==> inputs of 11-01 <==
// alu
module alu(input read,write,dig1,dig2,dig3,dig4,rst,clk,rev,exec,sign, output o1,o2,o3,o4, output [0:6] bcd);
Settings: LEC_CHECK=0, ABC_AREA=1, CAP_MARGIN=20, CELL_PAD_IN_SITES_DETAIL_PLACEMENT=1, CORE_MARGIN=2, CORE_UTILIZATION=40, CTS_CLUSTER_DIAMETER=149, GPL_ROUTABILITY_DRIVEN=1, GPL_TIMING_DRIVEN=1, HOLD_SLACK_MARGIN=0.01, MAX_ROUTING_LAYER=met4, MIN_ROUTING_LAYER=met2, PLACE_DENSITY_LB_ADDON=0.19, SLEW_MARGIN=20, TNS_END_PERCENT=75; clock period 12.2 ns.
run.sh (not shown) runs the stock make flow with config.mk's settings and CLKGATE_MAP_FILE=.
==> inputs of 09-09, as changes to 11-01 <==
Settings changed: ABC_AREA 1 to 0, CAP_MARGIN 20 to 35, CELL_PAD_IN_SITES_GLOBAL_PLACEMENT set to 1, CORE_ASPECT_RATIO set to 1.64, CORE_MARGIN 2 to 9, CORE_UTILIZATION 40 to 16, CTS_CLUSTER_DIAMETER 149 to 357, GPL_ROUTABILITY_DRIVEN 1 to not set, GPL_TIMING_DRIVEN 1 to not set, HOLD_SLACK_MARGIN 0.01 to not set, PLACE_DENSITY_LB_ADDON 0.19 to not set, SETUP_SLACK_MARGIN set to 0.99, TNS_END_PERCENT 75 to 95.
==> flow/constraint.sdc (replaced) <==
create_clock -name core_clock -period 8.56 [get_ports {clk}]
set_input_delay 1.7120 -clock core_clock [delete_from_list [all_inputs] [get_ports {clk}]]
set_output_delay 1.7120 -clock core_clock [all_outputs]
set_load 0.01 [all_outputs]
==> inputs of 06-04, as changes to 11-01 <==
Settings changed: ABC_AREA 1 to not set, CELL_PAD_IN_SITES_DETAIL_PLACEMENT 1 to not set, CORE_UTILIZATION 40 to 45, CTS_CLUSTER_DIAMETER 149 to not set, GPL_ROUTABILITY_DRIVEN 1 to not set, GPL_TIMING_DRIVEN 1 to not set, HOLD_SLACK_MARGIN 0.01 to not set, MAX_ROUTING_LAYER met4 to not set, MIN_ROUTING_LAYER met2 to not set, PLACE_DENSITY_LB_ADDON 0.19 to not set, TNS_END_PERCENT 75 to not set.
==> flow/constraint.sdc (replaced) <==
create_clock -name core_clock -period 8.04 [get_ports {clk}]
set_input_delay 1.6080 -clock core_clock [delete_from_list [all_inputs] [get_ports {clk}]]
set_output_delay 1.6080 -clock core_clock [all_outputs]
set_load 0.01 [all_outputs]
==> writeup.txt <==
With the detail-routed net length per standard cell at 20.2 µm, the post-DP HPWL is 106 mm. Per the layout report, the design carries 165 non-clock buffers. The run finished with no timing, DRC or antenna violations. The post-route standard cell area excluding fillers is 0.0588 mm², and the part of the cycle the worst path needs is 0.859. The number of gates resized after CTS was 14.

The run gives 1 as the number of antenna violations at the first check in global routing. For the finished layout, the period the worst path requires is 7350 ps.
[end of results for 09-09]
==> writeup.txt <==
The flow ran to the end and the layout has no timing, DRC or antenna violations. The run gives 0 for the number of antenna violations at the first check in global routing. Part of the cycle the worst path needs: 0.960. Post-CTS repair changed the size of 0 cells. In this run, placement finished with an instance count of 5,165. The number of signal-net buffers in the layout is 134. The count of cells in the finished layout, fillers not included, comes to 5,365. The detail-routed net length per standard cell is 23.1 µm.
[end of results for 06-04]
==> writeup.txt <==
The critical path contains buffers and inverters numbering 0 combined. Counting plain and timing-repair buffers in the layout gives 101. The detail-routed net length per standard cell works out to 22.3 µm.

The flow ran to the end and the layout has no timing, DRC or antenna violations. The report lists the number of cells resized after CTS as 0. The tools report the post-route standard cell area excluding fillers as 0.0560 mm².

The time the final worst path needs with I/O delays and setup came out at 7770 ps.
[end of results for 11-01]

* * *

==> raven <==
Starting RTL as in the previous note.
==> flow/config.mk <==
export PLATFORM = sky130hd
export DESIGN_NAME = alu
export DESIGN_NICKNAME = alu
export VERILOG_FILES = /design/flow/design.v
export SDC_FILE = /design/flow/constraint.sdc
export NUM_CORES = 4
export LEC_CHECK = 0
export ABC_AREA = 1
export CAP_MARGIN = 40
export CELL_PAD_IN_SITES_DETAIL_PLACEMENT = 0
export CORE_ASPECT_RATIO = 0.89
export CORE_MARGIN = 2
export CORE_UTILIZATION = 72
export CTS_CLUSTER_DIAMETER = 338
export CTS_CLUSTER_SIZE = 13
export GPL_TIMING_DRIVEN = 1
export HOLD_SLACK_MARGIN = 0.3
export PLACE_DENSITY_LB_ADDON = 0.06
export SETUP_SLACK_MARGIN = 0.02
export SLEW_MARGIN = 30
==> flow/constraint.sdc <==
create_clock -name core_clock -period 5.5 [get_ports {clk}]
set_input_delay 1.1000 -clock core_clock [delete_from_list [all_inputs] [get_ports {clk}]]
set_output_delay 1.1000 -clock core_clock [all_outputs]
set_load 0.01 [all_outputs]
==> indigo (differences from raven) <==
==> flow/config.mk (replaced) <==
export PLATFORM = sky130hd
export DESIGN_NAME = alu
export DESIGN_NICKNAME = alu
export VERILOG_FILES = /design/flow/design.v
export SDC_FILE = /design/flow/constraint.sdc
export NUM_CORES = 4
export LEC_CHECK = 0
export ABC_AREA = 0
export CAP_MARGIN = 20
export CELL_PAD_IN_SITES_DETAIL_PLACEMENT = 0
export CORE_ASPECT_RATIO = 0.89
export CORE_MARGIN = 2
export CORE_UTILIZATION = 72
export CTS_CLUSTER_DIAMETER = 338
export CTS_CLUSTER_SIZE = 13
export GPL_TIMING_DRIVEN = 1
export PLACE_DENSITY_LB_ADDON = 0.06
export SETUP_SLACK_MARGIN = 1.33
export SLEW_MARGIN = 30
==> flow/constraint.sdc (replaced) <==
create_clock -name core_clock -period 4.47 [get_ports {clk}]
set_input_delay 0.8940 -clock core_clock [delete_from_list [all_inputs] [get_ports {clk}]]
set_output_delay 0.8940 -clock core_clock [all_outputs]
set_load 0.01 [all_outputs]
==> pepper (differences from raven) <==
==> flow/config.mk (replaced) <==
export PLATFORM = sky130hd
export DESIGN_NAME = alu
export DESIGN_NICKNAME = alu
export VERILOG_FILES = /design/flow/design.v
export SDC_FILE = /design/flow/constraint.sdc
export NUM_CORES = 4
export LEC_CHECK = 0
export ABC_AREA = 1
export CAP_MARGIN = 5
export CELL_PAD_IN_SITES_DETAIL_PLACEMENT = 1
export CORE_ASPECT_RATIO = 0.59
export CORE_MARGIN = 7
export CORE_UTILIZATION = 59
export CTS_CLUSTER_DIAMETER = 278
export GPL_TIMING_DRIVEN = 0
export PLACE_DENSITY_LB_ADDON = 0.06
export SETUP_SLACK_MARGIN = -0.95
export SLEW_MARGIN = 40
export TNS_END_PERCENT = 70
==> flow/constraint.sdc (replaced) <==
create_clock -name core_clock -period 12.2 [get_ports {clk}]
set_input_delay 2.4400 -clock core_clock [delete_from_list [all_inputs] [get_ports {clk}]]
set_output_delay 2.4400 -clock core_clock [all_outputs]
set_load 0.01 [all_outputs]
==> results <==
Against pepper, the total power of raven is higher by 96%. pepper finished with timing, DRC and antenna clean. raven finished but fails on setup timing. indigo died in 4_1_cts, error DPL-0033. Of raven and pepper, raven has the higher sequential share of layout area (gap 2.3 points). Between raven and pepper, the lower cell count is in raven (gap about 6%, measured against pepper). Between pepper and raven, the lower maximum frequency is in pepper (gap about 20%, measured against raven). Between raven and pepper, the lower register-to-register slack is in raven (gap 5.1 ns). Between raven and pepper, the lower setup slack is in raven (gap 5.1 ns). Die area, lowest first: indigo, raven, pepper.

* * *

==> try-sierra: inputs <==
alu again, from the RTL that the note above started with.
clock: 12.2 ns
lec_check: 0
abc_area: 0
cap_margin: 20
cell_pad_in_sites_detail_placement: 1
core_margin: 2
core_utilization: 40
cts_cluster_diameter: 149
gpl_routability_driven: 1
gpl_timing_driven: 1
hold_slack_margin: 0.01
max_routing_layer: met5
min_routing_layer: met2
place_density: 0.83
slew_margin: 20
tns_end_percent: 75
==> try-garnet: changes against try-sierra <==
Settings changed: ABC_AREA 0 to default, CELL_PAD_IN_SITES_DETAIL_PLACEMENT 1 to default, CORE_UTILIZATION 40 to 72, CTS_CLUSTER_DIAMETER 149 to default, GPL_ROUTABILITY_DRIVEN 1 to default, GPL_TIMING_DRIVEN 1 to default, HOLD_SLACK_MARGIN 0.01 to default, MAX_ROUTING_LAYER met5 to default, MIN_ROUTING_LAYER met2 to default, PLACE_DENSITY 0.83 to default, TNS_END_PERCENT 75 to default.
==> flow/constraint.sdc (replaced) <==
create_clock -name core_clock -period 4.48 [get_ports {clk}]
set_input_delay 0.8960 -clock core_clock [delete_from_list [all_inputs] [get_ports {clk}]]
set_output_delay 0.8960 -clock core_clock [all_outputs]
set_load 0.01 [all_outputs]
==> try-zinc: changes against try-sierra <==
Settings changed: CAP_MARGIN 20 to 5, CELL_PAD_IN_SITES_GLOBAL_PLACEMENT from default to 3, CORE_ASPECT_RATIO from default to 0.59, CORE_MARGIN 2 to 7, CORE_UTILIZATION 40 to 59, CTS_CLUSTER_DIAMETER 149 to 77, GPL_ROUTABILITY_DRIVEN 1 to default, GPL_TIMING_DRIVEN 1 to 0, HOLD_SLACK_MARGIN 0.01 to default, MAX_ROUTING_LAYER met5 to default, MIN_ROUTING_LAYER met2 to met1, PLACE_DENSITY 0.83 to default, PLACE_DENSITY_LB_ADDON from default to 0.06, SETUP_SLACK_MARGIN from default to -0.95, SLEW_MARGIN 20 to 40, TNS_END_PERCENT 75 to 25.
==> try-lagoon: changes against try-sierra <==
Settings changed: ABC_AREA 0 to 1, CELL_PAD_IN_SITES_DETAIL_PLACEMENT 1 to default, CORE_UTILIZATION 40 to 72, CTS_CLUSTER_DIAMETER 149 to default, CTS_CLUSTER_SIZE from default to 72, GPL_ROUTABILITY_DRIVEN 1 to default, GPL_TIMING_DRIVEN 1 to default, HOLD_SLACK_MARGIN 0.01 to 0.29, MAX_ROUTING_LAYER met5 to default, MIN_ROUTING_LAYER met2 to default, PLACE_DENSITY 0.83 to default, PLACE_DENSITY_LB_ADDON from default to 0.0, SETUP_SLACK_MARGIN from default to 1.64, TNS_END_PERCENT 75 to default.
==> flow/constraint.sdc (replaced) <==
create_clock -name core_clock -period 5.8 [get_ports {clk}]
set_input_delay 1.1600 -clock core_clock [delete_from_list [all_inputs] [get_ports {clk}]]
set_output_delay 1.1600 -clock core_clock [all_outputs]
set_load 0.01 [all_outputs]
==> summary of the runs <==
- try-sierra ran to the end with no violations. try-garnet never finished: it broke off in global routing with ODB-0269. try-lagoon finished but failed the layout checks on setup timing. try-zinc never finished: it broke off in global placement without I/O.
- Against try-garnet, the die area of try-zinc is larger by 31%.
- Against try-lagoon, the sequential power of try-sierra is smaller by 52%.
- Critical path depth: try-lagoon is lower than try-sierra (1).
- In combinational power, try-lagoon is at 2.9 times the value of try-sierra.
- In worst hold slack, try-lagoon and try-sierra hardly differ.
- Between try-sierra and try-lagoon, the lower setup slack is in try-lagoon (gap 4.7 ns).
- In try-lagoon the synthesized area is larger than in try-sierra, by 1.4%.
- In try-sierra the cell count is lower than in try-lagoon, by 14%.
- In try-sierra the non-clock buffer count is lower than in try-lagoon, by 122.
Power and IR drop assume default switching activity.
